<file path="design.v">
module	DFF(
	clk,
	rstn,
	D,
	Q
);
parameter	datawidth=14;
input	wire	clk;
input	wire	rstn;
input	wire[datawidth-1:0]	D;
output	reg[datawidth-1:0]	Q;
always@(posedge clk or negedge rstn)
begin
	if(~rstn)	Q<='d0;
	else	Q<=D;
end
endmodule
module posedge_detection (
   input  clk,
   input  rstn,
   input  in,
   output out
);
reg r_data_in0;
reg r_data_in1;
assign out = ~r_data_in0 & r_data_in1;
always@(posedge clk or negedge rstn)
begin
	if (!rstn)
	begin
		r_data_in0 <= 0;
		r_data_in1 <= 0;
	end
	else
	begin
		r_data_in0 <= r_data_in1;
		r_data_in1 <= in;
	end
end
endmodule
module shift_9 #(parameter data_width = 14)(
    input [data_width-1:0] din,
	input rstn,clk,
	output wire [data_width-1:0] dout
	);
	reg [data_width-1:0] t0,t1,t2,t3,t4,t5,t6;
	reg [data_width-1:0] t7,t8;
	always@(posedge clk or negedge rstn)
	begin
	  if(~rstn) begin
	    t0 <= 0; t1 <= 0; t2 <= 0; t3 <= 0; t4 <= 0;
	    t5 <= 0; t6 <= 0; t7 <= 0; t8 <= 0;end
	  else begin
	    t0 <= din;
	    t1 <= t0; t2 <= t1; t3 <= t2; t4 <= t3;
	    t5 <= t4; t6 <= t5; t7 <= t6; t8 <= t7;
	  end
	end
	assign dout = t8;
endmodule
module mod_add(
	in1,
	in2,
	_p,
	out
);
input	wire	[14-1:0]	in1;
input	wire	[14-1:0]	in2;
input	wire	[14-1:0]	_p;
output	wire	[14-1:0]	out;
wire	[14:0]	s1;
assign 	s1={1'b0,in1}+{1'b0,in2};
wire	[14:0]	s2;
assign	s2=s1+{1'b0,_p};
assign	out=s2[14]?s2[0+:14]:s1[0+:14];
endmodule
module mod_sub(
	in1,
	in2,
	p,
	out
);
input	wire	[14-1:0]	in1;
input	wire	[14-1:0]	in2;
input	wire	[14-1:0]	p;
output	wire	[14-1:0]	out;
wire	[14:0]	s1;
assign	s1={1'b0,in1}-{1'b0,in2};
wire	[14:0]	s2;
assign	s2={1'b0,p}+s1;
assign	out=s1[14]?s2[0+:14]:s1[0+:14];
endmodule
module old_km(
	input	clk,
	input	rstn,
	input	[14-1:0]in1,
	input	[14-1:0]in2,
	output	[14-1:0]out_L,
	output	[14-1:0]out_H
);
wire	[14/2-1:0]	in1_H;
wire	[14/2-1:0]	in1_L;
assign	in1_H = in1[14/2+:14/2];
assign	in1_L = in1[0+:14/2];
wire	[14/2-1:0]	in2_H;
wire	[14/2-1:0]	in2_L;
assign	in2_H = in2[14/2+:14/2];
assign	in2_L = in2[0+:14/2];
wire	[14-1:0]	p0_D;	 
wire	[14-1:0]	p1_D;	 
wire	[14-1:0]	p0_Q;	 
wire	[14-1:0]	p1_Q;	 
assign	p0_D=in1_L*in2_L;
assign	p1_D=in1_H*in2_H;
DFF #(.datawidth(14)) dff_p0(.clk(clk), .rstn(rstn), .D(p0_D), .Q(p0_Q));
DFF #(.datawidth(14)) dff_p1(.clk(clk), .rstn(rstn), .D(p1_D), .Q(p1_Q));
wire	[2*14-1:0]	p01_D;	 
wire	[2*14-1:0]	p01_Q;	 
assign	p01_D=(in1_L+in1_H)*(in2_L+in2_H);
DFF #(.datawidth(2*14)) dff_p01(.clk(clk), .rstn(rstn), .D(p01_D), .Q(p01_Q));
wire	[2*14-1:0]	s1_D;	 
wire	[2*14-1:0]	s2_D;	 
wire	[2*14-1:0]	s1_Q;	 
wire	[2*14-1:0]	s2_Q;	 
wire	[2*14-1:0]	out;
assign	s1_D={p1_Q,p0_Q};
assign	s2_D=(p01_Q+(~p1_Q+1'b1)+(~p0_Q+1'b1))<<(14/2);
DFF #(.datawidth(2*14)) dff_s1(.clk(clk), .rstn(rstn), .D(s1_D), .Q(s1_Q));
DFF #(.datawidth(2*14)) dff_s2(.clk(clk), .rstn(rstn), .D(s2_D), .Q(s2_Q));
assign	out=s1_Q+s2_Q;
assign	out_L=out[0+:14];
assign	out_H=out[14+:14];
endmodule
module km_mm(
	input	clk,
	input	rstn,
	input	[14-1:0]in1,
	input	[14-1:0]in2,
	input	[14-1:0]mu,
	input	[14-1:0]p,
	input	[14-1:0]_p,
	output	[14-1:0]out
);
wire	[14-1:0]	mu_Q;
wire	[14-1:0]	mu_QQ;
DFF #(.datawidth(14)) dff_mu1(.clk(clk), .rstn(rstn), .D(mu), .Q(mu_Q));
DFF #(.datawidth(14)) dff_mu2(.clk(clk), .rstn(rstn), .D(mu_Q), .Q(mu_QQ));
wire	[14-1:0]	p_Q;
wire	[14-1:0]	p_QQ;
wire	[14-1:0]	p_QQQ;
wire	[14-1:0]	p_QQQQ;
DFF #(.datawidth(14)) dff_p1(.clk(clk), .rstn(rstn), .D(p), .Q(p_Q));
DFF #(.datawidth(14)) dff_p2(.clk(clk), .rstn(rstn), .D(p_Q), .Q(p_QQ));
DFF #(.datawidth(14)) dff_p3(.clk(clk), .rstn(rstn), .D(p_QQ), .Q(p_QQQ));
DFF #(.datawidth(14)) dff_p4(.clk(clk), .rstn(rstn), .D(p_QQQ), .Q(p_QQQQ));
wire	[14-1:0]	_p_Q;
wire	[14-1:0]	_p_QQ;
wire	[14-1:0]	_p_QQQ;
wire	[14-1:0]	_p_QQQQ;
wire	[14-1:0]	_p_QQQQQ;
wire	[14-1:0]	_p_QQQQQQ;
DFF #(.datawidth(14)) dff__p1(.clk(clk), .rstn(rstn), .D(_p), .Q(_p_Q));
DFF #(.datawidth(14)) dff__p2(.clk(clk), .rstn(rstn), .D(_p_Q), .Q(_p_QQ));
DFF #(.datawidth(14)) dff__p3(.clk(clk), .rstn(rstn), .D(_p_QQ), .Q(_p_QQQ));
DFF #(.datawidth(14)) dff__p4(.clk(clk), .rstn(rstn), .D(_p_QQQ), .Q(_p_QQQQ));
DFF #(.datawidth(14)) dff__p5(.clk(clk), .rstn(rstn), .D(_p_QQQQ), .Q(_p_QQQQQ));
DFF #(.datawidth(14)) dff__p6(.clk(clk), .rstn(rstn), .D(_p_QQQQQ), .Q(_p_QQQQQQ));
wire	[14-1:0]	T_L;
wire	[14-1:0]	T_H_D;
wire	[14-1:0]	T_H_Q;
wire	[14-1:0]	T_H_QQ;
wire	[14-1:0]	T_H_QQQ;
wire	[14-1:0]	T_H_QQQQ;
DFF #(.datawidth(14)) dff_T_H1(.clk(clk), .rstn(rstn), .D(T_H_D), .Q(T_H_Q));
DFF #(.datawidth(14)) dff_T_H2(.clk(clk), .rstn(rstn), .D(T_H_Q), .Q(T_H_QQ));
DFF #(.datawidth(14)) dff_T_H3(.clk(clk), .rstn(rstn), .D(T_H_QQ), .Q(T_H_QQQ));
DFF #(.datawidth(14)) dff_T_H4(.clk(clk), .rstn(rstn), .D(T_H_QQQ), .Q(T_H_QQQQ));
wire	[14-1:0]	c;
wire	[14-1:0]	tmp;
wire	carry_D;
wire	carry_Q;
wire	carry_QQ;
wire	carry_QQQ;
wire	carry_QQQQ;
assign	carry_D=(|T_L);
DFF #(.datawidth(14)) dff_carry1(.clk(clk), .rstn(rstn), .D(carry_D), .Q(carry_Q));
DFF #(.datawidth(14)) dff_carry2(.clk(clk), .rstn(rstn), .D(carry_Q), .Q(carry_QQ));
DFF #(.datawidth(14)) dff_carry3(.clk(clk), .rstn(rstn), .D(carry_QQ), .Q(carry_QQQ));DFF #(.datawidth(14)) dff_carry4(.clk(clk), .rstn(rstn), .D(carry_QQQ), .Q(carry_QQQQ));
old_km old_km1(
	.clk(clk),
	.rstn(rstn),
	.in1(in1),
	.in2(in2),
	.out_L(T_L),
	.out_H(T_H_D)
);
old_km old_km2(
	.clk(clk),
	.rstn(rstn),
	.in1(T_L),
	.in2(mu_QQ),
	.out_L(c),
	.out_H()
);
old_km old_km3(
	.clk(clk),
	.rstn(rstn),
	.in1(c),
	.in2(p_QQQQ),
	.out_L(),
	.out_H(tmp)
);
mod_add ma(
	.in1(T_H_QQQQ+carry_QQQQ),
	.in2(tmp),
	._p(_p_QQQQQQ),
	.out(out)
);
endmodule
module bfu_v1(	
    input	clk,
	input	rstn,
	input	[14-1:0]in1,
	input	[14-1:0]in2,
	input	[14-1:0]gamma,	 
	input	op,
	input	[14-1:0]p,
	input	[14-1:0]_p,
	input	[14-1:0]mu,		 
	output	[14-1:0]out1,
	output	[14-1:0]out2
);
wire    [14-1:0]mux_mm1_in1_D;
wire    [14-1:0]mux_mm1_in1_Q;
wire    [14-1:0]mm1_out_D;
wire    [14-1:0]mm1_out_Q;
wire    [14-1:0]ms1_out;
assign  mux_mm1_in1_D = op?ms1_out:in2;
DFF #(.datawidth(14)) dff_muxmm1in1_1(.clk(clk), .rstn(rstn), .D(mux_mm1_in1_D), .Q(mux_mm1_in1_Q));
wire    [14-1:0]gamma_Q;
DFF #(.datawidth(14)) dff_gamma_1(.clk(clk), .rstn(rstn), .D(gamma), .Q(gamma_Q));
km_mm	mm1(.clk(clk), .rstn(rstn), .in1(mux_mm1_in1_Q), .in2(gamma_Q), .mu(mu), .p(p), ._p(_p), .out(mm1_out_D));
DFF #(.datawidth(14)) dff_mm1out_1(.clk(clk), .rstn(rstn), .D(mm1_out_D), .Q(mm1_out_Q));
wire    [14-1:0]in1_Q;
wire    [14-1:0]in1_QQ;
wire    [14-1:0]in1_QQQ;
wire    [14-1:0]in1_QQQQ;
wire    [14-1:0]in1_QQQQQ;
wire    [14-1:0]in1_QQQQQQ;
wire    [14-1:0]in1_QQQQQQQ;
wire    [14-1:0]in1_QQQQQQQQ;
DFF #(.datawidth(14)) dff_in1_1(.clk(clk), .rstn(rstn), .D(in1),            .Q(in1_Q));
DFF #(.datawidth(14)) dff_in1_2(.clk(clk), .rstn(rstn), .D(in1_Q),          .Q(in1_QQ));
DFF #(.datawidth(14)) dff_in1_3(.clk(clk), .rstn(rstn), .D(in1_QQ),         .Q(in1_QQQ));
DFF #(.datawidth(14)) dff_in1_4(.clk(clk), .rstn(rstn), .D(in1_QQQ),        .Q(in1_QQQQ));
DFF #(.datawidth(14)) dff_in1_5(.clk(clk), .rstn(rstn), .D(in1_QQQQ),       .Q(in1_QQQQQ));
DFF #(.datawidth(14)) dff_in1_6(.clk(clk), .rstn(rstn), .D(in1_QQQQQ),      .Q(in1_QQQQQQ));
DFF #(.datawidth(14)) dff_in1_7(.clk(clk), .rstn(rstn), .D(in1_QQQQQQ),     .Q(in1_QQQQQQQ));
DFF #(.datawidth(14)) dff_in1_8(.clk(clk), .rstn(rstn), .D(in1_QQQQQQQ),    .Q(in1_QQQQQQQQ));
wire    [14-1:0]in2_Q;
wire    [14-1:0]in2_QQ;
wire    [14-1:0]in2_QQQ;
wire    [14-1:0]in2_QQQQ;
wire    [14-1:0]in2_QQQQQ;
wire    [14-1:0]in2_QQQQQQ;
wire    [14-1:0]in2_QQQQQQQ;
wire    [14-1:0]in2_QQQQQQQQ;
DFF #(.datawidth(14)) dff_in2_1(.clk(clk), .rstn(rstn), .D(in2),            .Q(in2_Q));
DFF #(.datawidth(14)) dff_in2_2(.clk(clk), .rstn(rstn), .D(in2_Q),          .Q(in2_QQ));
DFF #(.datawidth(14)) dff_in2_3(.clk(clk), .rstn(rstn), .D(in2_QQ),         .Q(in2_QQQ));
DFF #(.datawidth(14)) dff_in2_4(.clk(clk), .rstn(rstn), .D(in2_QQQ),        .Q(in2_QQQQ));
DFF #(.datawidth(14)) dff_in2_5(.clk(clk), .rstn(rstn), .D(in2_QQQQ),       .Q(in2_QQQQQ));
DFF #(.datawidth(14)) dff_in2_6(.clk(clk), .rstn(rstn), .D(in2_QQQQQ),      .Q(in2_QQQQQQ));
DFF #(.datawidth(14)) dff_in2_7(.clk(clk), .rstn(rstn), .D(in2_QQQQQQ),     .Q(in2_QQQQQQQ));
DFF #(.datawidth(14)) dff_in2_8(.clk(clk), .rstn(rstn), .D(in2_QQQQQQQ),    .Q(in2_QQQQQQQQ));
wire    [14-1:0]mux_ma1_in2;
wire    [14-1:0]ma1_out;
assign  mux_ma1_in2 = op?in2_QQQQQQQQ:mm1_out_Q;
mod_add ma1(.in1(in1_QQQQQQQQ), .in2(mux_ma1_in2), ._p(_p), .out(ma1_out));
wire    [14-1:0]mux_ms1_in1;
wire    [14-1:0]mux_ms1_in2;
assign  mux_ms1_in1 = op?in2:in1_QQQQQQQQ;
assign  mux_ms1_in2 = op?in1:mm1_out_Q;
mod_sub ms1(.in1(mux_ms1_in1), .in2(mux_ms1_in2), .p(p), .out(ms1_out));
assign  out1 = ma1_out;
assign  out2 = op?mm1_out_Q:ms1_out;
endmodule
module ntt_bfu
(
    input                   clk,
    input                   rstn,
    input  [14-1:0] in1,
    input  [14-1:0] in2,
    input  [14-1:0] gamma,
    input                   op,
    output [14-1:0] out1,
    output [14-1:0] out2
);
bfu_v1 bfu1(.clk(clk), .rstn(rstn), .in1(in1), .in2(in2),
            .gamma(gamma), .op(op), .p('d12289), ._p('d1073729535), .mu('d922759167),
            .out1(out1), .out2(out2));
endmodule
</file>
<file path="run.sh">
#!/bin/bash
# the make line also repeats each setting of config.mk as NAME=value (left out here)
make -C /OpenROAD-flow-scripts/flow DESIGN_CONFIG=/design/flow/config.mk WORK_HOME=/design/flow/orfs CLKGATE_MAP_FILE= finish
</file>
<file path="config.mk">
export PLATFORM = sky130hd
export DESIGN_NAME = ntt_bfu
export DESIGN_NICKNAME = ntt_bfu
export VERILOG_FILES = /design/flow/design.v
export SDC_FILE = /design/flow/constraint.sdc
export NUM_CORES = 4
export LEC_CHECK = 0
export ABC_AREA = 1
export CAP_MARGIN = 20
export CORE_MARGIN = 2
export CORE_UTILIZATION = 72
export CTS_CLUSTER_DIAMETER = 400
export CTS_CLUSTER_SIZE = 99
export PLACE_DENSITY = 0.42
export SLEW_MARGIN = 20
</file>
<file path="constraint.sdc">
create_clock -name core_clock -period 3.98 [get_ports {clk}]
set_input_delay 0.7960 -clock core_clock [delete_from_list [all_inputs] [get_ports {clk}]]
set_output_delay 0.7960 -clock core_clock [all_outputs]
set_load 0.01 [all_outputs]
</file>
==> out/results.txt, run 1 <==
total gr overflow = 7228
Cells after Synth = 3278
Simple-Gate Fraction of Synth Area = 14.4%
Yosys Chip Area = 31400 um^2
Die Footprint = 45300 um^2
Tot GR Track Use = 113%
Complex Gates by Area = 6.03%
top cells by count = nand2_1 (677), inv_1 (569), dfrtp_1 (528)
Log Error = [ERROR GRT-0232] Routing congestion too high. Check the congestion heatmap in the GUI.
Top logic family = adder cells
dpl ws = -1.32 ns
area share, top type = 42.1%
DIE HEIGHT = 213 um
Synth mux share = 0.0319%
status = did not finish
Clock Path Buffers = 3
synthesized area = 31400 um^2
EDFF count, synth = 0
Cell Rows = 76
syn_nets = 3852
Cell area leaders = dfrtp_1 (42%), ha_1 (15%), fa_1 (9.4%), nand2_1 (8.1%), inv_1 (6.8%)
Final GP Congestion = 0.937
Synth flops = 528
Post-DP HPWL = 65500 um
yosys cell count = 3278
post-synth top area cell = dfrtp_1
Post-Syn Area per Cell = 9.57 um^2
PortBufs = 72
xor+xnor area frac = 5.56%
number of buffers created by CTS = 9
fp_density = 72.9%
Halt Stage = 5_1_grt
Die W = 213 um
FA/HA/MAJ Cells, Area Fraction = 24.6%
clk sinks = 528
Ys Warns = 10
# placed instances = 4312
asr flop ratio synth = 100%
Core Footprint = 43100 um^2
Synth Seq Share = 42.1%
Boundary Pins = 73
number of H-tree levels = 1
Synth cell types = 49
root buffer cell = clkbuf_16
top-count cell post-synth = nand2_1
Most used DFF post-synth = dfrtp_1
layer usage:
layer,GRT usage [%],overflow
met3,77.8,63
met5,42.5,7
met2,164,5772
met4,130,1347
met1,90.7,39
stage by stage:
stage | area (um^2) | setup TNS, ns | utilization, %
after global placement | 36400 | -34.49 | 84.4
after floorplan | 31900 | -8.99 | -
after detailed placement | 36400 | -51.68 | 84.4
after CTS | 39900 | -23.27 | 92.6
what timing repair did:
item | CTS
endpoints found under the setup margin | 80
hold endpoints to repair | 0
buffers inserted | 140
pin swaps | 279
hold buffers | 0
gates resized | 627
gates cloned | 5
==> run 2, diff against run 1 <==
- CORE_UTILIZATION: 72 -> 69
- CTS_CLUSTER_DIAMETER: 400 -> 377
- CTS_CLUSTER_SIZE: 99 -> 98
- PLACE_DENSITY: 0.42 -> 0.6
- clock period: 3.98 -> 4.06 ns (I/O delays scaled with it)
==> run 2 against run 1 <==
Net effect:
- the flow again stops in 5_1_grt
- synthesized area is the same
- synthesized cell count is the same
- die area grew 4.3%
==> out/results.txt, run 2 <==
Synth cell types = 49
Log Error = [ERROR GRT-0232] Routing congestion too high. Check the congestion heatmap in the GUI.
Clock Path Buffers = 3
yosys cell count = 3278
Synth Seq Share = 42.1%
Simple-Gate Fraction of Synth Area = 14.4%
dpl ws = -1.17 ns
PortBufs = 72
status = did not finish
top cells by count = nand2_1 (677), inv_1 (569), dfrtp_1 (528)
Die Footprint = 47200 um^2
syn_nets = 3852
Yosys Chip Area = 31400 um^2
DIE HEIGHT = 217 um
number of buffers created by CTS = 9
post-synth top area cell = dfrtp_1
Halt Stage = 5_1_grt
Final GP Congestion = 0.958
Die W = 217 um
Cell Rows = 78
clk sinks = 528
area share, top type = 42.1%
Synth mux share = 0.0319%
EDFF count, synth = 0
Boundary Pins = 73
total gr overflow = 20
Complex Gates by Area = 6.03%
Synth flops = 528
CTS Hold Buffers Added = 0
number of H-tree levels = 1
Top logic family = adder cells
Post-DP HPWL = 62700 um
Ys Warns = 10
Cell area leaders = dfrtp_1 (42%), ha_1 (15%), fa_1 (9.4%), nand2_1 (8.1%), inv_1 (6.8%)
synthesized area = 31400 um^2
FA/HA/MAJ Cells, Area Fraction = 24.6%
xor+xnor area frac = 5.56%
Area after DPL = 36200 um^2
top-count cell post-synth = nand2_1
Most used DFF post-synth = dfrtp_1
# placed instances = 4305
Cells after Synth = 3278
Post-Syn Area per Cell = 9.57 um^2
asr flop ratio synth = 100%
Tot GR Track Use = 68.7%
root buffer cell = clkbuf_16
Core Footprint = 45100 um^2
fp_density = 69.6%
==> run 2: through the flow <==
stage | utilization [%] | hold slack [ns]
4_1_cts | 87.0 | 0.260
3_5_place_dp | 80.4 | 0.335
3_3_place_gp | 80.4 | 0.331
2_1_floorplan | - | 0.331
==> run 2: metal layers <==
metal | overflow | track usage, %
met4 | 8 | 68.9
met1 | 0 | 67.8
met3 | 4 | 48.1
met5 | 0 | 27.3
met2 | 8 | 89.5
==> run 2: what timing repair did <==
item,in CTS
resized,533
setup endpoints to repair,80
pin swaps,240
gates cloned,3
setup buffers,132
==> run 3, diff against run 2 <==
- CAP_MARGIN: 20 -> 10
- CELL_PAD_IN_SITES_DETAIL_PLACEMENT: unset -> 1
- CELL_PAD_IN_SITES_GLOBAL_PLACEMENT: unset -> 0
- CORE_UTILIZATION: 69 -> 68
- CTS_CLUSTER_DIAMETER: 377 -> 195
- CTS_CLUSTER_SIZE: 98 -> 90
- GPL_ROUTABILITY_DRIVEN: unset -> 0
- GPL_TIMING_DRIVEN: unset -> 0
- MAX_ROUTING_LAYER: unset -> met4
- MIN_ROUTING_LAYER: unset -> met1
- PLACE_DENSITY: 0.6 -> unset
- PLACE_DENSITY_LB_ADDON: unset -> 0.1
- SETUP_SLACK_MARGIN: unset -> 0.23
- SLEW_MARGIN: 20 -> 0
- TNS_END_PERCENT: unset -> 60
- clock period: 4.06 -> 5.93 ns (I/O delays scaled with it)
==> run 3 against run 2 <==
Net effect:
- the flow stops in 3_5_place_dp
- synthesized area unchanged
- die area increased by 1.4%
- synthesized cell count unchanged
==> out/results.txt, run 3 <==
synthesized area = 31400 um^2
FA/HA/MAJ Cells, Area Fraction = 24.6%
Boundary Pins = 73
Complex Gates by Area = 6.03%
top-count cell post-synth = nand2_1
Post-Syn Area per Cell = 9.57 um^2
asr flop ratio synth = 100%
Most used DFF post-synth = dfrtp_1
Cells after Synth = 3278
DIE HEIGHT = 219 um
Log Error = [ERROR DPL-0033] detailed placement checks failed during check placement.
Synth flops = 528
fp_density = 69.0%
EDFF count, synth = 0
Core Footprint = 45500 um^2
xor+xnor area frac = 5.56%
yosys cell count = 3278
Synth cell types = 49
area share, top type = 42.1%
Ys Warns = 10
PortBufs = 72
post-synth top area cell = dfrtp_1
Cell area leaders = dfrtp_1 (42%), ha_1 (15%), fa_1 (9.4%), nand2_1 (8.1%), inv_1 (6.8%)
Die W = 219 um
status = did not finish
Synth mux share = 0.0319%
Die Footprint = 47900 um^2
Top logic family = adder cells
top cells by count = nand2_1 (677), inv_1 (569), dfrtp_1 (528)
Synth Seq Share = 42.1%
Cell Rows = 78
Simple-Gate Fraction of Synth Area = 14.4%
Yosys Chip Area = 31400 um^2
Halt Stage = 3_5_place_dp
syn_nets = 3852
run 3: through the flow:
| step | hold slack [ns] | TNS, ns | std cells |
|---|---|---|---|
| 2_1_floorplan | 0.331 | 0 | 3278 |
| 3_3_place_gp | 0.331 | -9387.32 | 3950 |
==> run 4, diff against run 3 <==
- CAP_MARGIN: 10 -> 20
- CELL_PAD_IN_SITES_DETAIL_PLACEMENT: 1 -> unset
- CELL_PAD_IN_SITES_GLOBAL_PLACEMENT: 0 -> unset
- CORE_UTILIZATION: 68 -> 72
- CTS_CLUSTER_DIAMETER: 195 -> 400
- CTS_CLUSTER_SIZE: 90 -> 98
- GPL_ROUTABILITY_DRIVEN: 0 -> unset
- GPL_TIMING_DRIVEN: 0 -> unset
- MAX_ROUTING_LAYER: met4 -> unset
- MIN_ROUTING_LAYER: met1 -> unset
- PLACE_DENSITY: unset -> 0.6
- PLACE_DENSITY_LB_ADDON: 0.1 -> unset
- SETUP_SLACK_MARGIN: 0.23 -> 1.26
- SLEW_MARGIN: 0 -> 20
- TNS_END_PERCENT: 60 -> unset
- clock period: 5.93 -> 5.59 ns (I/O delays scaled with it)
==> run 4 against run 3 <==
Net effect:
- the run fails in 5_1_grt
- die area down 5.5%
- synthesized area unchanged
- synthesized cell count did not move
==> out/results.txt, run 4 <==
Most used DFF post-synth = dfrtp_1
asr flop ratio synth = 100%
Yosys Chip Area = 31400 um^2
area share, top type = 42.1%
Clock Path Buffers = 3
FA/HA/MAJ Cells, Area Fraction = 24.6%
Synth Seq Share = 42.1%
Ys Warns = 10
status = did not finish
post-synth top area cell = dfrtp_1
number of buffers created by CTS = 9
CTS Hold Buffers Added = 0
Synth flops = 528
PortBufs = 72
Tot GR Track Use = 63.0%
Halt Stage = 5_1_grt
top cells by count = nand2_1 (677), inv_1 (569), dfrtp_1 (528)
Boundary Pins = 73
Top logic family = adder cells
number of H-tree levels = 1
top-count cell post-synth = nand2_1
clk sinks = 528
xor+xnor area frac = 5.56%
Post-DP HPWL = 57800 um
Synth cell types = 49
EDFF count, synth = 0
total gr overflow = 69
Synth mux share = 0.0319%
Die Footprint = 45300 um^2
Area after DPL = 33500 um^2
Log Error = [ERROR GRT-0232] Routing congestion too high. Check the congestion heatmap in the GUI.
DIE HEIGHT = 213 um
syn_nets = 3852
Cell Rows = 76
Complex Gates by Area = 6.03%
Simple-Gate Fraction of Synth Area = 14.4%
synthesized area = 31400 um^2
fp_density = 72.9%
Die W = 213 um
Post-Syn Area per Cell = 9.57 um^2
yosys cell count = 3278
Final GP Congestion = 0.962
Cells after Synth = 3278
Cell area leaders = dfrtp_1 (42%), ha_1 (15%), fa_1 (9.4%), nand2_1 (8.1%), inv_1 (6.8%)
Core Footprint = 43100 um^2
root buffer cell = clkbuf_16
## run 4: layer usage
layer / overflow / GRT usage (%)
met1: 5 / 64.4
met2: 35 / 83.0
met3: 6 / 43.7
met4: 23 / 54.8
met5: 0 / 33.1
## run 4: timing repair
| action | CTS |
|---|---|
| pin swaps | 168 |
| resized | 452 |
| endpoints found under the setup margin | 69 |
| setup buffers | 167 |
| cloned | 5 |
| endpoints found under the hold margin | 0 |
## run 4: through the flow
stage	TNS [ns]	instances	worst slack, ns	util (%)
2_1_floorplan	0	3278	0.509	-
3_3_place_gp	0	3945	0.159	77.9
3_5_place_dp	-0.00469	3945	-0.00469	77.9
4_1_cts	0	4127	0.412	84.7
==> run 5, diff against run 4 <==
- ABC_AREA: 1 -> unset
- CTS_CLUSTER_DIAMETER: 400 -> unset
- CTS_CLUSTER_SIZE: 98 -> unset
- SETUP_SLACK_MARGIN: 1.26 -> unset
- TNS_END_PERCENT: unset -> 5
- clock period: 5.59 -> 2.51 ns (I/O delays scaled with it)
==> run 5 against run 4 <==
Net effect:
- the flow again stops in 5_1_grt
- synthesized area is 3.3% lower
- synthesized cell count fell by 18%
- die area down 3.3%
==> out/results.txt, run 5 <==
status = did not finish
Halt Stage = 5_1_grt
Log Error = [ERROR GRT-0232] Routing congestion too high. Check the congestion heatmap in the GUI.
Ys Warns = 10
PortBufs = 72
Complex Gates by Area = 8.57%
FA/HA/MAJ Cells, Area Fraction = 25.5%
synthesized area = 30300 um^2
Synth Seq Share = 43.5%
Cell Rows = 75
post-synth top area cell = dfrtp_1
Clock Path Buffers = 3
Post-DP HPWL = 59400 um
Simple-Gate Fraction of Synth Area = 8.77%
dpl ws = -3.30 ns
fp_density = 72.7%
Core Footprint = 41800 um^2
Tot GR Track Use = 89.5%
top-count cell post-synth = dfrtp_1
clk sinks = 528
xor+xnor area frac = 6.63%
Synth cell types = 66
Synth mux share = 2.31%
root buffer cell = clkbuf_16
Boundary Pins = 73
Cell area leaders = dfrtp_1 (44%), ha_1 (16%), fa_1 (9.8%), xnor2_1 (4.7%), inv_1 (4.3%)
total gr overflow = 1049
Post-Syn Area per Cell = 11.3 um^2
Yosys Chip Area = 30300 um^2
Die W = 209 um
Synth flops = 528
number of H-tree levels = 2
syn_nets = 3255
top cells by count = dfrtp_1 (528), ha_1 (381), inv_1 (349)
Final GP Congestion = 0.929
asr flop ratio synth = 100%
Top logic family = adder cells
EDFF count, synth = 0
number of buffers created by CTS = 53
Most used DFF post-synth = dfrtp_1
yosys cell count = 2681
DIE HEIGHT = 209 um
Die Footprint = 43800 um^2
Cells after Synth = 2681
area share, top type = 43.5%
==> run 5: per-stage QoR <==
stage                     instance area, um^2  setup TNS [ns]  instances  util, %
after CTS                               39400         -218.46       3951     94.3
after detailed placement                36000         -256.09       3828     86.2
after global placement                  36000         -230.67       3828     86.2
after floorplan                         30400         -188.68       2681        -
==> run 5: repair_timing <==
| item | 4_1_cts |
|---|---|
| pin swaps | 107 |
| endpoints found under the setup margin | 168 |
| endpoints found under the hold margin | 49 |
| resized | 356 |
| cloned | 0 |
| hold buffers | 1 |
| buffers inserted | 22 |
==> run 5: routing by layer <==
layer	overflow	GRT usage, %
met2	643	104
met1	20	86.5
met3	22	75.9
met5	2	37.2
met4	362	98.8
==> run 6, diff against run 5 <==
- CORE_UTILIZATION: 72 -> 60
- CTS_CLUSTER_DIAMETER: unset -> 159
- PLACE_DENSITY: 0.6 -> unset
- PLACE_DENSITY_LB_ADDON: unset -> 0.24
- SETUP_SLACK_MARGIN: unset -> 0.35
- SLEW_MARGIN: 20 -> 10
- TNS_END_PERCENT: 5 -> unset
- clock period: 2.51 -> 3.55 ns (I/O delays scaled with it)
==> run 6 against run 5 <==
Net effect:
- die area increased by 20%
- now fails the layout checks on negative setup slack
- synthesized area is the same
- synthesized cell count is the same
==> out/results.txt, run 6 <==
asr flop ratio synth = 100%
Hold Path Class = input port to async pin
Crit path depth = 24
most used routing layer = met2
syn_nets = 3255
Late-Pin Clk Latency = 0.64 ns
DIE HEIGHT = 229 um
Gate Area = 19100 um^2
via-per-instance ratio = 5.80
Tot GR Track Use = 32.4%
# fillers = 2291
Synth mux share = 2.31%
hold slack = 0.0972 ns
CTS Hold Buffers Added = 0
met2 usage = 58.4%
Reg-to-Reg Start = bfu1.dff_gamma_1.Q[0]
Final Max Slew Viols = 0
Post-DRT Antenna Nets = 0
Post-Syn Area per Cell = 11.3 um^2
Critical Path Source Type = flop
Area Growth Syn to Fin = 40.5%
Final GP Congestion = 0.893
Max Cap Viol = 0
crit path cell chain = ha_2 > inv_2 > fa_2 > inv_2 > a21oi_2 > o21bai_1 > buf_4 > buf_4 > xnor2_4 > buf_4 > nor2_1 > fa_1 > fa_2 > fa_1 > inv_1 > fa_1 > inv_1 > ha_1 > o21ai_1 > nand2b_1 > a21o_1 > a41o_1 > o41a_1 > xnor2_1
CTS tree = yes
CP required = 4.05 ns
Register-to-Register Path Depth = 24
yosys cell count = 2681
top-count cell post-synth = dfrtp_1
Pre-Repair DR Iteration Count = 6
Most used DFF post-synth = dfrtp_1
Crit path largest cell delay = 0.58 ns
FA/HA/MAJ Cells, Area Fraction = 25.5%
slew of the pin with the lowest slew margin = 0.834 ns
GR Util met3 = 4.37%
Top logic family = adder cells
vias in the first global route = 25200
dpl ws = -2.15 ns
Critical R2R Capture = bfu1.mm1.old_km1.dff_p01.Q[15]
Synth Seq Share = 43.5%
Die W = 229 um
critical-path maximum fanout = 5
FF+latch area = 13200 um^2
# DRC = 0
PortBufs = 72
Cell Rows = 82
final wirelength = 96200 um
fp_density = 60.6%
initial antenna violation count = 1
post-synth top area cell = dfrtp_1
CP Data Arrival Time = 6.05 ns
Fin. Hold Viols = 0
CP endpoint = bfu1.mm1.old_km1.dff_p01.Q[15]
Final Non-Filler Cells = 4152
CP endpoint kind = flop
worst setup path startpoint = bfu1.dff_gamma_1.Q[0]
Core Footprint = 50100 um^2
Slew HR = 44.0%
Simple-Gate Fraction of Synth Area = 8.77%
Final Net Count = 4009
number of buffers created by CTS = 54
Synth cell types = 66
Boundary Pins = 73
final setup vio count = 99
Ys Warns = 10
Final WS setup = -2.00 ns
M1 GR Usage = 39.4%
Yosys Chip Area = 30300 um^2
clk slew on worst S/H paths = 0.06 ns
Cells after Synth = 2681
Synth flops = 528
Blocking Checks = negative setup slack
fin crit period = 5.55 ns
Worst Skew = 0.0310 ns
area share, top type = 43.5%
total gr overflow = 0
initial detailed-routing violation count = 1656
RSZ-0062 raised after global routing = true
detailed-route via count = 24100
top cells by count = dfrtp_1 (528), ha_1 (381), inv_1 (349)
Final Cycle Share = 156%
CP Class = flop to flop
pin count of the biggest net entering global routing = 88
Clock Path Buffers = 3
Complex Gates by Area = 8.57%
cell family with most CP delay = adder cells
Slowest cell on crit path = fa_1
Post-DP HPWL = 54900 um
fmax = 180 MHz
Buf/Inv on CP = 7
status = failed layout checks
EDFF count, synth = 0
synthesized area = 30300 um^2
drt wl/cell = 23.2 um
first-pass GRT wire length = 133000 um
xor+xnor area frac = 6.63%
tool warnings = 44
Worst R2R Setup Slack = -2.00 ns
# placed instances = 3887
root buffer cell = clkbuf_16
number of H-tree levels = 2
Die Footprint = 52400 um^2
Cell area leaders = dfrtp_1 (44%), ha_1 (16%), fa_1 (9.8%), xnor2_1 (4.7%), inv_1 (4.3%)
clk sinks = 528
-- run 6: metrics by stage --
stage | util [%] | setup TNS [ns] | area [um^2]
3_3_place_gp | 73.2 | -94.33 | 36600
6_report | 85.1 | -97.78 | 42600
2_1_floorplan | - | -54.43 | 31600
3_5_place_dp | 73.2 | -100.98 | 36600
4_1_cts | 81.5 | -80.93 | 40800
5_1_grt | 85.1 | -109.30 | 42600
-- run 6: timing repair --
action	in CTS	in global routing
pin swaps	200	210
resized	425	272
gates cloned	1	0
buffers inserted	104	59
endpoints found under the setup margin	123	129
-- run 6: layout make-up --
cell class                 instances  share of cell area [%]
inverter                         349                    3.11
antenna                            1                 0.00587
clock buffer                      73                    3.67
multi-input combinational       1779                    44.9
tap                              672                    1.97
clock inverter                    27                   0.945
sequential                       528                    31.0
timing repair buffer             723                    14.4
-- run 6: metal layers --
metal / routed length (um) / part of all wire, %
met1: 35100 / 36
met2: 49400 / 51
met3: 5670 / 5.9
met4: 6050 / 6.3
met5: 0 / 0
==> run 7, diff against run 6 <==
- CORE_UTILIZATION: 60 -> 72
- CTS_CLUSTER_DIAMETER: 159 -> unset
- PLACE_DENSITY: unset -> 0.67
- PLACE_DENSITY_LB_ADDON: 0.24 -> unset
- SETUP_SLACK_MARGIN: 0.35 -> 1.24
- SLEW_MARGIN: 10 -> 20
- clock period: 3.55 -> 6.54 ns (I/O delays scaled with it)
==> run 7 against run 6 <==
Net effect:
- critical path type is now input port to output pin
- still fails the layout checks on negative setup slack
- hold slack better by 0.24 ns
- core utilization up 1.2 points
- final area down 15%
==> out/results.txt, run 7 <==
Synth flops = 528
Late-Pin Clk Latency = 0.62 ns
Boundary Pins = 73
Clock Path Buffers = 3
Critical Path Source Type = input port
post-route cell area = 36100 um^2
top-count cell post-synth = dfrtp_1
most used routing layer = met2
FA/HA/MAJ Cells, Area Fraction = 25.5%
Top logic family = adder cells
# placed instances = 3298
post-synth top area cell = dfrtp_1
Simple-Gate Fraction of Synth Area = 8.77%
Complex Gates by Area = 8.57%
top cells by count = dfrtp_1 (528), ha_1 (381), inv_1 (349)
tool warnings = 55
Final Net Count = 3495
Final WS setup = -0.258 ns
Post-DRT Antenna Nets = 0
crit path cell chain = buf_16 > nand2b_4 > nand2_2 > ha_4 > fa_2 > buf_4 > buf_4 > xnor2_1 > nand3_1 > or2_4 > o311ai_4 > xor2_2 > buf_4 > buf_12 > buf_6 > nor3_4 > xor2_1 > buf_2
Post-Syn Area per Cell = 11.3 um^2
WHS Endpoint = bfu1.mm1.dff_T_H4.Q[1]
Hold Path Class = flop to flop
xor+xnor area frac = 6.63%
Slew HR = 34.2%
drt wl/cell = 21.9 um
clk slew on worst S/H paths = 0.06 ns
cell family with most CP delay = XOR/XNOR gates
Fin. Hold Viols = 0
Area Growth Syn to Fin = 18.8%
asr flop ratio synth = 100%
dpl ws = -0.0107 ns
slew of the pin with the lowest slew margin = 0.981 ns
min-delay src = bfu1.mm1.dff_T_H3.Q[1]
CTS tree = yes
CTS Hold Buffers Added = 0
status = failed layout checks
GR Util met3 = 4.77%
Synth cell types = 66
CP Class = input port to output pin
Worst R2R Setup Slack = 0.76 ns
Synth Seq Share = 43.5%
syn_nets = 3255
fin crit period = 6.80 ns
Cell area leaders = dfrtp_1 (44%), ha_1 (16%), fa_1 (9.8%), xnor2_1 (4.7%), inv_1 (4.3%)
via-per-instance ratio = 6.02
Final Max Slew Viols = 0
Max Cap Viol = 0
DIE HEIGHT = 209 um
CP endpoint = out1[9]
fin util = 86.3%
PortBufs = 72
Cells after Synth = 2681
synthesized area = 30300 um^2
Crit path depth = 18
Tot GR Track Use = 34.1%
Die W = 209 um
RSZ-0062 raised after global routing = true
vias in the first global route = 22200
pin count of the biggest net entering global routing = 174
area share, top type = 43.5%
Blocking Checks = negative setup slack
# DRC = 0
Reg-to-Reg Start = bfu1.dff_gamma_1.Q[7]
Cell Rows = 75
Hold Crit Depth = 0
Most used DFF post-synth = dfrtp_1
Area after DPL = 32200 um^2
Final GP Congestion = 0.948
yosys cell count = 2681
Pre-Repair DR Iteration Count = 5
most used cell, CP = buf_4
Post-DP HPWL = 48300 um
Register-to-Register Path Depth = 26
Yosys Chip Area = 30300 um^2
Buf/Inv on CP = 7
worst setup path startpoint = op
final wirelength = 76800 um
met2 usage = 59.7%
Die Footprint = 43800 um^2
Crit path largest cell delay = 0.78 ns
Final Cycle Share = 104%
EDFF count, synth = 0
Synth mux share = 2.31%
CP required = 5.23 ns
root buffer cell = clkbuf_16
final setup vio count = 10
detailed-route via count = 21100
first-pass GRT wire length = 116000 um
Core Footprint = 41800 um^2
clk sinks = 528
number of buffers created by CTS = 51
Critical R2R Capture = bfu1.mm1.old_km1.dff_p01.Q[15]
critical-path maximum fanout = 8
fp_density = 72.7%
fmax = 147 MHz
Ys Warns = 10
Final Non-Filler Cells = 3499
number of H-tree levels = 2
CP endpoint kind = output pin
Worst Skew = 0.0300 ns
total gr overflow = 0
M1 GR Usage = 42.3%
CP Data Arrival Time = 5.49 ns
Slowest cell on crit path = xnor2_1
initial antenna violation count = 2
initial detailed-routing violation count = 1629
run 7: timing repair:
item	in CTS	in global routing
setup endpoints to repair	38	44
buffers inserted	84	22
resized	285	112
cloned	3	0
pin swaps	77	68
run 7: routing by layer:
metal / wire length, um / up-vias
met5: 0 / -
met4: 4530 / 0
met3: 4720 / 330
met2: 38300 / 883
met1: 29200 / 10500
li1: - / 9352
run 7: area by class of cell:
cell class	count	area [um^2]
Antenna cell	1	2.50
Clock buffer	74	1470
Clock inverter	17	200
Fill cell	2030	5710
Inverter	349	1310
Multi-Input combinational cell	1779	17200
Sequential cell	528	13200
Tap cell	539	674
Timing Repair Buffer	212	1990
run 7: metrics by stage:
stage	setup TNS, ns	hold slack, ns
2_1_floorplan	0	0.331
6_report	-1.41	0.337
4_1_cts	0	0.347
3_5_place_dp	-0.0107	0.335
3_3_place_gp	0	0.332
5_1_grt	-1.37	0.349
==> run 8, diff against run 7 <==
- CTS_CLUSTER_SIZE: unset -> 36
- PLACE_DENSITY: 0.67 -> 0.37
- SETUP_SLACK_MARGIN: 1.24 -> 1.74
- clock period: 6.54 -> 5.89 ns (I/O delays scaled with it)
==> run 8 against run 7 <==
Net effect:
- still fails the layout checks on negative setup slack
- clock-buffer cell count shrank 3
- register-to-register slack lost 1.0 ns
- via count grew 23%
- sequential share of layout area shrank 3.3 points
- worst setup slack lost 0.93 ns
- die area is the same
- global-route usage grew 9.1 points
- clock skew grew 0.0021 ns
- routed wire length grew 53%
- final area grew 9.8%
==> out/results.txt, run 8 <==
status = failed layout checks
Blocking Checks = negative setup slack
Core Footprint = 41800 um^2
fin util = 94.8%
Worst Skew = 0.0322 ns
Post-Syn Area per Cell = 11.3 um^2
root buffer cell = clkbuf_16
CP endpoint kind = output pin
Synth flops = 528
Simple-Gate Fraction of Synth Area = 8.77%
Synth Seq Share = 43.5%
total gr overflow = 0
Slew HR = 36.6%
xor+xnor area frac = 6.63%
Boundary Pins = 73
asr flop ratio synth = 100%
Critical Path Source Type = input port
Synth cell types = 66
Crit path depth = 18
Post-DP HPWL = 51100 um
Final Non-Filler Cells = 3721
detailed-route via count = 26000
drt wl/cell = 31.6 um
clk sinks = 528
syn_nets = 3255
Cell Rows = 75
CP required = 4.71 ns
slew of the pin with the lowest slew margin = 0.945 ns
top-count cell post-synth = dfrtp_1
post-route cell area = 39600 um^2
Cell area leaders = dfrtp_1 (44%), ha_1 (16%), fa_1 (9.8%), xnor2_1 (4.7%), inv_1 (4.3%)
# DRC = 0
Yosys Chip Area = 30300 um^2
Area after DPL = 33400 um^2
synthesized area = 30300 um^2
Gate Area = 18800 um^2
Max Cap Viol = 0
EDFF count, synth = 0
number of H-tree levels = 2
Final Cycle Share = 120%
Tot GR Track Use = 43.2%
Reg-to-Reg Start = bfu1.dff_muxmm1in1_1.Q[1]
Final GP Congestion = 0.925
cell family with most CP delay = AND-OR/OR-AND gates
CP Class = input port to output pin
fp_density = 72.7%
Most used DFF post-synth = dfrtp_1
Pre-Repair DR Iteration Count = 10
crit path cell chain = buf_16 > buf_12 > nand2_8 > nand2_4 > ha_4 > fa_2 > buf_4 > a21o_1 > a21oi_2 > xnor2_1 > or2_4 > o311ai_4 > xor2_2 > buf_12 > buf_8 > nor3_4 > xor2_1 > clkdlybuf4s15_2
Final Max Slew Viols = 0
fin crit period = 7.07 ns
number of buffers created by CTS = 53
Slowest cell on crit path = o311ai_4
Crit path largest cell delay = 0.61 ns
Area Growth Syn to Fin = 30.5%
Fin. Hold Viols = 0
first-pass GRT wire length = 143000 um
WHS Endpoint = bfu1.dff_in1_7.Q[7]
Clock Path Buffers = 3
Critical R2R Capture = bfu1.mm1.old_km1.dff_p01.Q[14]
initial antenna violation count = 18
CP endpoint = out1[6]
CP Data Arrival Time = 5.90 ns
Hold Crit Depth = 0
FF+latch area = 13200 um^2
critical-path maximum fanout = 8
Ys Warns = 10
Hold Path Class = flop to flop
CTS tree = yes
Final WS setup = -1.18 ns
area share, top type = 43.5%
Cells after Synth = 2681
# fillers = 1024
RSZ-0062 raised after global routing = true
clk slew on worst S/H paths = 0.08 ns
DIE HEIGHT = 209 um
min-delay src = bfu1.dff_in1_6.Q[7]
FA/HA/MAJ Cells, Area Fraction = 25.5%
Register-to-Register Path Depth = 24
PortBufs = 72
worst setup path startpoint = op
top cells by count = dfrtp_1 (528), ha_1 (381), inv_1 (349)
Top logic family = adder cells
via-per-instance ratio = 6.98
# placed instances = 3408
Synth mux share = 2.31%
vias in the first global route = 25600
Buf/Inv on CP = 6
Worst R2R Setup Slack = -0.27 ns
Late-Pin Clk Latency = 0.65 ns
yosys cell count = 2681
pin count of the biggest net entering global routing = 152
Final Net Count = 3706
most used cell, CP = buf_12
initial detailed-routing violation count = 3475
fmax = 141 MHz
Complex Gates by Area = 8.57%
Sum Neg Setup Slack = -9.60 ns
Post-DRT Antenna Nets = 0
final wirelength = 118000 um
post-synth top area cell = dfrtp_1
final setup vio count = 19
Die Footprint = 43800 um^2
tool warnings = 56
Die W = 209 um
CTS Hold Buffers Added = 0
-- run 8: metal layers --
metal | vias to the layer above | track usage, % | part of all wire [%]
met5 | - | 0 | 0.13
met4 | 12 | 27.0 | 12
met3 | 1136 | 9.02 | 12
met2 | 2472 | 73.5 | 45
met1 | 12600 | 50.5 | 31
li1 | 9778 | - | -
-- run 8: repair_timing --
| action | CTS | global route |
|---|---|---|
| gates cloned | 2 | 0 |
| pin swaps | 164 | 167 |
| hold endpoints to repair | 0 | 0 |
| gates resized | 404 | 263 |
| endpoints found under the setup margin | 77 | 83 |
| setup buffers | 139 | 67 |
-- run 8: final cells by class --
cell class / instances / area share [%]
Timing Repair Buffer: 421 / 9.25
Clock buffer: 71 / 3.83
Antenna cell: 10 / 0.0632
Tap cell: 539 / 1.70
Inverter: 349 / 3.37
Multi-Input combinational cell: 1779 / 47.4
Sequential cell: 528 / 33.4
Clock inverter: 24 / 0.964
-- run 8: per-stage QoR --
step                worst slack, ns  hold WS, ns
floorplan                     0.384        0.331
global placement             -0.314        0.332
detailed placement           -0.370        0.335
CTS                          0.0513        0.332
global route                  -1.09        0.348
finish                        -1.18        0.334
==> run 9, diff against run 8 <==
- CAP_MARGIN: 20 -> 40
- CELL_PAD_IN_SITES_DETAIL_PLACEMENT: unset -> 1
- CORE_UTILIZATION: 72 -> 44
- CTS_CLUSTER_DIAMETER: unset -> 48
- CTS_CLUSTER_SIZE: 36 -> unset
- GPL_TIMING_DRIVEN: unset -> 0
- HOLD_SLACK_MARGIN: unset -> -0.05
- MAX_ROUTING_LAYER: unset -> met4
- PLACE_DENSITY: 0.37 -> unset
- PLACE_DENSITY_LB_ADDON: unset -> 0.1
- SETUP_SLACK_MARGIN: 1.74 -> unset
- TNS_END_PERCENT: unset -> 40
- clock period: 5.89 -> 4.99 ns (I/O delays scaled with it)
==> run 9 against run 8 <==
Net effect:
- still fails the layout checks on negative setup slack
- worst setup slack improved by 0.18 ns
- register-to-register slack got worse by 0.73 ns
- synthesized area is the same
- flip-flop count did not move
- cell count grew 4.7%
- global-route usage down 21 points
- core utilization is 40 points lower
- critical endpoint is now bfu1.mm1.old_km1.dff_p01.Q[15]
==> out/results.txt, run 9 <==
status = failed layout checks
Blocking Checks = negative setup slack
Die W = 267 um
Complex Gates by Area = 8.57%
Max Cap Viol = 0
Final Max Slew Viols = 0
Pre-Repair DR Iteration Count = 5
Worst Skew = 0.0335 ns
drt wl/cell = 19.8 um
initial detailed-routing violation count = 880
Register-to-Register Path Depth = 26
Top logic family = adder cells
Critical Path Source Type = flop
# placed instances = 3643
xor+xnor area frac = 6.63%
CP required = 5.49 ns
EDFF count, synth = 0
Die Footprint = 71100 um^2
synthesized area = 30300 um^2
Boundary Pins = 73
detailed-route via count = 20400
Buf/Inv on CP = 5
RSZ-0062 raised after global routing = true
WHS Endpoint = bfu1.dff_in1_6.Q[7]
Hold Path Class = flop to flop
Sum Neg Setup Slack = -14.88 ns
number of buffers created by CTS = 69
Worst R2R Setup Slack = -1.00 ns
asr flop ratio synth = 100%
syn_nets = 3255
CTS Hold Buffers Added = 0
CP endpoint kind = flop
worst setup path startpoint = bfu1.dff_gamma_1.Q[7]
Tot GR Track Use = 22.1%
Final GP Congestion = 0.868
Yosys Chip Area = 30300 um^2
top-count cell post-synth = dfrtp_1
Post-Syn Area per Cell = 11.3 um^2
min-delay src = bfu1.dff_in1_5.Q[7]
fp_density = 44.3%
tool warnings = 50
Post-DP HPWL = 54000 um
FA/HA/MAJ Cells, Area Fraction = 25.5%
fin crit period = 5.99 ns
DIE HEIGHT = 267 um
Late-Pin Clk Latency = 0.61 ns
Reg-to-Reg Start = bfu1.dff_gamma_1.Q[7]
yosys cell count = 2681
Cell area leaders = dfrtp_1 (44%), ha_1 (16%), fa_1 (9.8%), xnor2_1 (4.7%), inv_1 (4.3%)
cell family with most CP delay = adder cells
Critical R2R Capture = bfu1.mm1.old_km1.dff_p01.Q[15]
top cells by count = dfrtp_1 (528), ha_1 (381), inv_1 (349)
Crit path depth = 26
clk slew on worst S/H paths = 0.06 ns
slew of the pin with the lowest slew margin = 0.725 ns
Fin. Hold Viols = 0
Ys Warns = 10
pin count of the biggest net entering global routing = 104
total gr overflow = 0
Cells after Synth = 2681
Post-DRT Antenna Nets = 0
Final Cycle Share = 120%
Synth flops = 528
vias in the first global route = 22800
final setup vio count = 38
Synth Seq Share = 43.5%
Slowest cell on crit path = fa_1
CP Data Arrival Time = 6.49 ns
clk sinks = 528
Area Growth Syn to Fin = 23.3%
Cell Rows = 96
Final Non-Filler Cells = 3896
CP endpoint = bfu1.mm1.old_km1.dff_p01.Q[15]
final wirelength = 77000 um
# DRC = 0
post-synth top area cell = dfrtp_1
first-pass GRT wire length = 119000 um
# fillers = 7043
Hold Crit Depth = 0
critical-path maximum fanout = 4
fmax = 167 MHz
Final WS setup = -1.00 ns
root buffer cell = clkbuf_16
Clock Path Buffers = 3
PortBufs = 71
Final Net Count = 3535
CP Class = flop to flop
Synth cell types = 66
Simple-Gate Fraction of Synth Area = 8.77%
Crit path largest cell delay = 0.51 ns
number of H-tree levels = 3
Synth mux share = 2.31%
via-per-instance ratio = 5.25
Core Footprint = 68500 um^2
area share, top type = 43.5%
CTS tree = yes
Most used DFF post-synth = dfrtp_1
initial antenna violation count = 3
Slew HR = 51.5%
run 9: final cells by class:
class	count	area (um^2)	share of cell area (%)
Clock buffer	81	1870	5.01
Tap cell	882	1100	2.95
Clock inverter	42	504	1.35
Multi-Input combinational cell	1779	17300	46.1
Sequential cell	528	13200	35.4
Buffer	19	243	0.649
Timing Repair Buffer	215	1890	5.04
Antenna cell	1	2.50	0.00669
Inverter	349	1320	3.51
run 9: per-stage QoR:
step | cell area [um^2] | setup slack, ns | hold slack, ns | util, %
final | 37400 | -1.00 | 0.333 | 54.6
after global routing | 37400 | -1.25 | 0.336 | 54.6
after CTS | 36500 | -0.841 | 0.338 | 53.4
after detailed placement | 32600 | -1.52 | 0.336 | 47.6
after global placement | 32500 | -19.48 | 0.332 | 47.4
after floorplan | 30600 | -0.507 | 0.331 | -
run 9: layer usage:
metal	share of wire (%)	up-vias	wire [um]	track usage, %
met5	0	-	0	-
met2	52	327	40300	38.8
li1	-	9444	-	-
met3	3.2	160	2430	2.90
met1	41	10500	31800	26.2
met4	3.2	0	2470	7.14
run 9: repair_timing:
action	in CTS	in global routing
pin swaps	79	93
gates resized	315	127
setup endpoints to repair	57	57
setup buffers	90	56
==> run 10, diff against run 9 <==
- CAP_MARGIN: 40 -> 20
- CELL_PAD_IN_SITES_DETAIL_PLACEMENT: 1 -> unset
- CORE_UTILIZATION: 44 -> 64
- CTS_CLUSTER_DIAMETER: 48 -> unset
- GPL_TIMING_DRIVEN: 0 -> unset
- HOLD_SLACK_MARGIN: -0.05 -> unset
- MAX_ROUTING_LAYER: met4 -> unset
- PLACE_DENSITY: unset -> 0.6
- PLACE_DENSITY_LB_ADDON: 0.1 -> unset
- TNS_END_PERCENT: 40 -> unset
- clock period: 4.99 -> 7.0 ns (I/O delays scaled with it)
==> run 10 against run 9 <==
Net effect:
- the run now finishes clean
- highest routed layer is now met5
- clock-buffer cell count down 11
- cell count down 11%
- via count down 5.5%
- sequential share of layout area up 3.5 points
- non-clock buffer count down 122
- first-iteration DRC count up 39%
- global-route usage up 4.5 points
- worst setup slack better by 1.2 ns
==> out/results.txt, run 10 <==
top-count cell post-synth = dfrtp_1
Pre-Repair DR Iteration Count = 18
CTS Hold Buffers Added = 0
Final WS setup = 0.208 ns
Diodes inserted = 0
hold slack = 0.336 ns
Boundary Pins = 73
tool warnings = 49
CP endpoint = out1[10]
fp_density = 65.0%
clk sinks = 528
Die Footprint = 49200 um^2
Crit path largest cell delay = 0.55 ns
Late-Pin Clk Latency = 0.60 ns
Post-DP HPWL = 47700 um
Critical Path Source Type = input port
drt wl/cell = 18.0 um
Area Growth Syn to Fin = 12.1%
total gr overflow = 0
# placed instances = 3373
Buf/Inv on CP = 3
Most used DFF post-synth = dfrtp_1
Register-to-Register Path Depth = 26
dpl ws = -0.0576 ns
Complex Gates by Area = 8.57%
Hold Path Class = flop to flop
Final Max Slew Viols = 0
status = no timing/DRC/antenna violations
Slew HR = 35.1%
synthesized area = 30300 um^2
asr flop ratio synth = 100%
Crit path depth = 16
first-pass GRT wire length = 103000 um
# DRC = 0
Max Cap Viol = 0
Tot GR Track Use = 26.6%
syn_nets = 3255
Die W = 222 um
min-delay src = bfu1.dff_in2_2.Q[6]
FA/HA/MAJ Cells, Area Fraction = 25.5%
initial detailed-routing violation count = 1226
WHS Endpoint = bfu1.dff_in2_3.Q[6]
Final GP Congestion = 0.908
Final Net Count = 3397
PortBufs = 72
Simple-Gate Fraction of Synth Area = 8.77%
Post-DRT Antenna Nets = 0
# fillers = 3278
Hold Crit Depth = 0
CP endpoint kind = output pin
CTS tree = yes
Worst Skew = 0.0132 ns
post-synth top area cell = dfrtp_1
fin util = 72.9%
Top logic family = adder cells
fmax = 147 MHz
clk slew on worst S/H paths = 0.08 ns
root buffer cell = clkbuf_16
Core Footprint = 46700 um^2
Yosys Chip Area = 30300 um^2
Cell Rows = 79
final setup vio count = 0
xor+xnor area frac = 6.63%
area share, top type = 43.5%
Area after DPL = 32000 um^2
Reg-to-Reg Start = bfu1.dff_gamma_1.Q[7]
Critical R2R Capture = bfu1.mm1.old_km1.dff_p01.Q[15]
Slowest cell on crit path = clkdlybuf4s50_1
Synth flops = 528
critical-path maximum fanout = 20
slew of the pin with the lowest slew margin = 0.966 ns
Synth Seq Share = 43.5%
fin crit period = 6.79 ns
Worst R2R Setup Slack = 0.42 ns
Final Non-Filler Cells = 3470
Fin. Hold Viols = 0
initial antenna violation count = 3
top cells by count = dfrtp_1 (528), ha_1 (381), inv_1 (349)
Clock Path Buffers = 3
Cell area leaders = dfrtp_1 (44%), ha_1 (16%), fa_1 (9.8%), xnor2_1 (4.7%), inv_1 (4.3%)
DIE HEIGHT = 222 um
Synth mux share = 2.31%
CP Data Arrival Time = 5.39 ns
EDFF count, synth = 0
Ys Warns = 10
detailed-route via count = 19300
worst setup path startpoint = op
Synth cell types = 66
yosys cell count = 2681
via-per-instance ratio = 5.56
post-route cell area = 34000 um^2
cell family with most CP delay = AND-OR/OR-AND gates
Final Cycle Share = 97.0%
CP required = 5.60 ns
CP Class = input port to output pin
final wirelength = 62600 um
Post-Syn Area per Cell = 11.3 um^2
vias in the first global route = 20100
crit path cell chain = buf_4 > buf_4 > nand2_1 > nand2_1 > ha_1 > fa_1 > a211oi_2 > o21ai_1 > a41oi_1 > xor2_1 > o2111ai_2 > o311ai_4 > xor2_2 > or4_1 > xor2_1 > clkdlybuf4s50_1
number of buffers created by CTS = 53
pin count of the biggest net entering global routing = 171
number of H-tree levels = 2
Cells after Synth = 2681
==> run 10: layout make-up <==
type | count | area (um^2) | share of cell area (%)
clock buffers | 70 | 1510 | 4.44
clock inverters | 25 | 372 | 1.09
inverters | 349 | 1310 | 3.85
multi-input cells | 1779 | 15800 | 46.4
flip-flops and latches | 528 | 13200 | 38.8
well taps | 607 | 759 | 2.23
repair buffers | 112 | 1060 | 3.12
==> run 10: timing repair <==
| action | CTS | global route |
|---|---|---|
| buffers inserted | 0 | 2 |
| cloned | 0 | 0 |
| setup endpoints to repair | 4 | 15 |
| gates resized | 3 | 15 |
| pin swaps | 0 | 2 |
==> run 10: routing by layer <==
metal	part of all wire, %	wire (um)	track usage, %	vias to the layer above
met3	4.6	2870	3.67	126
met5	0.029	18	0	-
met1	43	26700	35.5	9569
met4	3.8	2370	10.4	2
met2	49	30600	44.4	433
li1	-	-	-	9176
==> run 10: through the flow <==
stage | TNS [ns]
2_1_floorplan | 0
3_3_place_gp | 0
3_5_place_dp | -0.0949
4_1_cts | 0
5_1_grt | -0.710
6_report | 0
==> run 11, diff against run 10 <==
- CORE_UTILIZATION: 64 -> 65
- PLACE_DENSITY: 0.6 -> unset
- SETUP_SLACK_MARGIN: unset -> 1.24
- clock period: 7.0 -> 4.59 ns (I/O delays scaled with it)
==> run 11 against run 10 <==
Net effect:
- the layout now fails its checks (negative setup slack)
- synthesized area is the same
- cell count grew 13%
- core utilization grew 16 points
==> out/results.txt, run 11 <==
Buf/Inv on CP = 6
Synth flops = 528
Area Growth Syn to Fin = 35.7%
most used cell, CP = buf_6
fmax = 163 MHz
drt wl/cell = 25.5 um
Slowest cell on crit path = a2111oi_2
root buffer cell = clkbuf_16
number of buffers created by CTS = 54
initial detailed-routing violation count = 2201
Complex Gates by Area = 8.57%
status = failed layout checks
xor+xnor area frac = 6.63%
Final WS setup = -1.54 ns
Post-DP HPWL = 54000 um
Synth Seq Share = 43.5%
synthesized area = 30300 um^2
Post-Syn Area per Cell = 11.3 um^2
detailed-route via count = 24100
asr flop ratio synth = 100%
Yosys Chip Area = 30300 um^2
Worst Skew = 0.0216 ns
PortBufs = 72
worst setup path startpoint = op
first-pass GRT wire length = 131000 um
top cells by count = dfrtp_1 (528), ha_1 (381), inv_1 (349)
Fin. Hold Viols = 0
Late-Pin Clk Latency = 0.63 ns
# fillers = 1833
clk sinks = 528
Hold Path Class = input port to async pin
syn_nets = 3255
Critical R2R Capture = bfu1.mm1.old_km1.dff_p01.Q[15]
Critical Path Source Type = input port
Reg-to-Reg Start = bfu1.dff_gamma_1.Q[7]
clk slew on worst S/H paths = 0.07 ns
Cell area leaders = dfrtp_1 (44%), ha_1 (16%), fa_1 (9.8%), xnor2_1 (4.7%), inv_1 (4.3%)
Most used DFF post-synth = dfrtp_1
CP Data Arrival Time = 5.21 ns
final setup vio count = 55
Die Footprint = 48400 um^2
# DRC = 0
Ys Warns = 10
Pre-Repair DR Iteration Count = 5
number of H-tree levels = 2
Blocking Checks = negative setup slack
Core Footprint = 46400 um^2
Max Cap Viol = 0
Slew HR = 33.0%
Die W = 220 um
RSZ-0062 raised after global routing = true
FA/HA/MAJ Cells, Area Fraction = 25.5%
Cell Rows = 79
CP endpoint = out1[3]
CTS Hold Buffers Added = 0
Clock Path Buffers = 3
Simple-Gate Fraction of Synth Area = 8.77%
Crit path depth = 16
Boundary Pins = 73
Top logic family = adder cells
Register-to-Register Path Depth = 27
Final Net Count = 3840
CP endpoint kind = output pin
top-count cell post-synth = dfrtp_1
critical-path maximum fanout = 15
DIE HEIGHT = 220 um
area share, top type = 43.5%
Cells after Synth = 2681
Tot GR Track Use = 35.6%
initial antenna violation count = 7
pin count of the biggest net entering global routing = 112
Post-DRT Antenna Nets = 0
post-synth top area cell = dfrtp_1
crit path cell chain = buf_12 > buf_6 > mux2_2 > ha_1 > a2111oi_2 > o21ai_1 > and3_1 > o2111ai_2 > o311ai_4 > xor2_2 > buf_4 > buf_16 > buf_6 > nor4_4 > xnor2_1 > buf_2
Final Max Slew Viols = 0
Crit path largest cell delay = 0.72 ns
via-per-instance ratio = 6.14
Final Cycle Share = 134%
CTS tree = yes
cell family with most CP delay = AND-OR/OR-AND gates
yosys cell count = 2681
slew of the pin with the lowest slew margin = 1.00 ns
hold slack = 0.331 ns
total gr overflow = 0
CP Class = input port to output pin
Final GP Congestion = 0.922
fin crit period = 6.13 ns
fp_density = 65.5%
Worst R2R Setup Slack = -0.98 ns
final wirelength = 99900 um
Final Non-Filler Cells = 3922
CP required = 3.67 ns
EDFF count, synth = 0
Sum Neg Setup Slack = -30.51 ns
Synth cell types = 66
vias in the first global route = 24400
Synth mux share = 2.31%
tool warnings = 49
# placed instances = 3615
==> run 11: layout make-up <==
| type | count | area, um^2 | area share (%) |
|---|---|---|---|
| timing repair buffer | 554 | 4850 | 11.8 |
| clock inverter | 35 | 414 | 1.01 |
| antenna | 4 | 10.0 | 0.0243 |
| clock buffer | 66 | 1480 | 3.59 |
| tap | 607 | 759 | 1.84 |
| inverter | 349 | 1330 | 3.22 |
| sequential | 528 | 13200 | 32.1 |
| multi-input combinational | 1779 | 19100 | 46.4 |
==> run 11: routing by layer <==
metal	global-route usage [%]	vias up	share of wire, %
met5	0	-	0.035
met4	15.3	6	7.0
met3	6.18	560	8.7
met2	62.4	1443	49
met1	43.4	12000	35
li1	-	10100	-
==> run 11: per-stage QoR <==
step,cell area (um^2),utilization (%),worst slack (ns)
3_5_place_dp,34900,75.3,-1.07
5_1_grt,41200,88.8,-1.49
2_1_floorplan,31500,-,-0.906
3_3_place_gp,34900,75.3,-0.950
4_1_cts,39200,84.6,-0.923
6_report,41200,88.8,-1.54
==> run 11: timing repair <==
item                                    CTS  global route
endpoints found under the setup margin  118           125
gates cloned                              4             0
gates resized                           414           266
pin swaps                               264           201
buffers inserted                        124            74
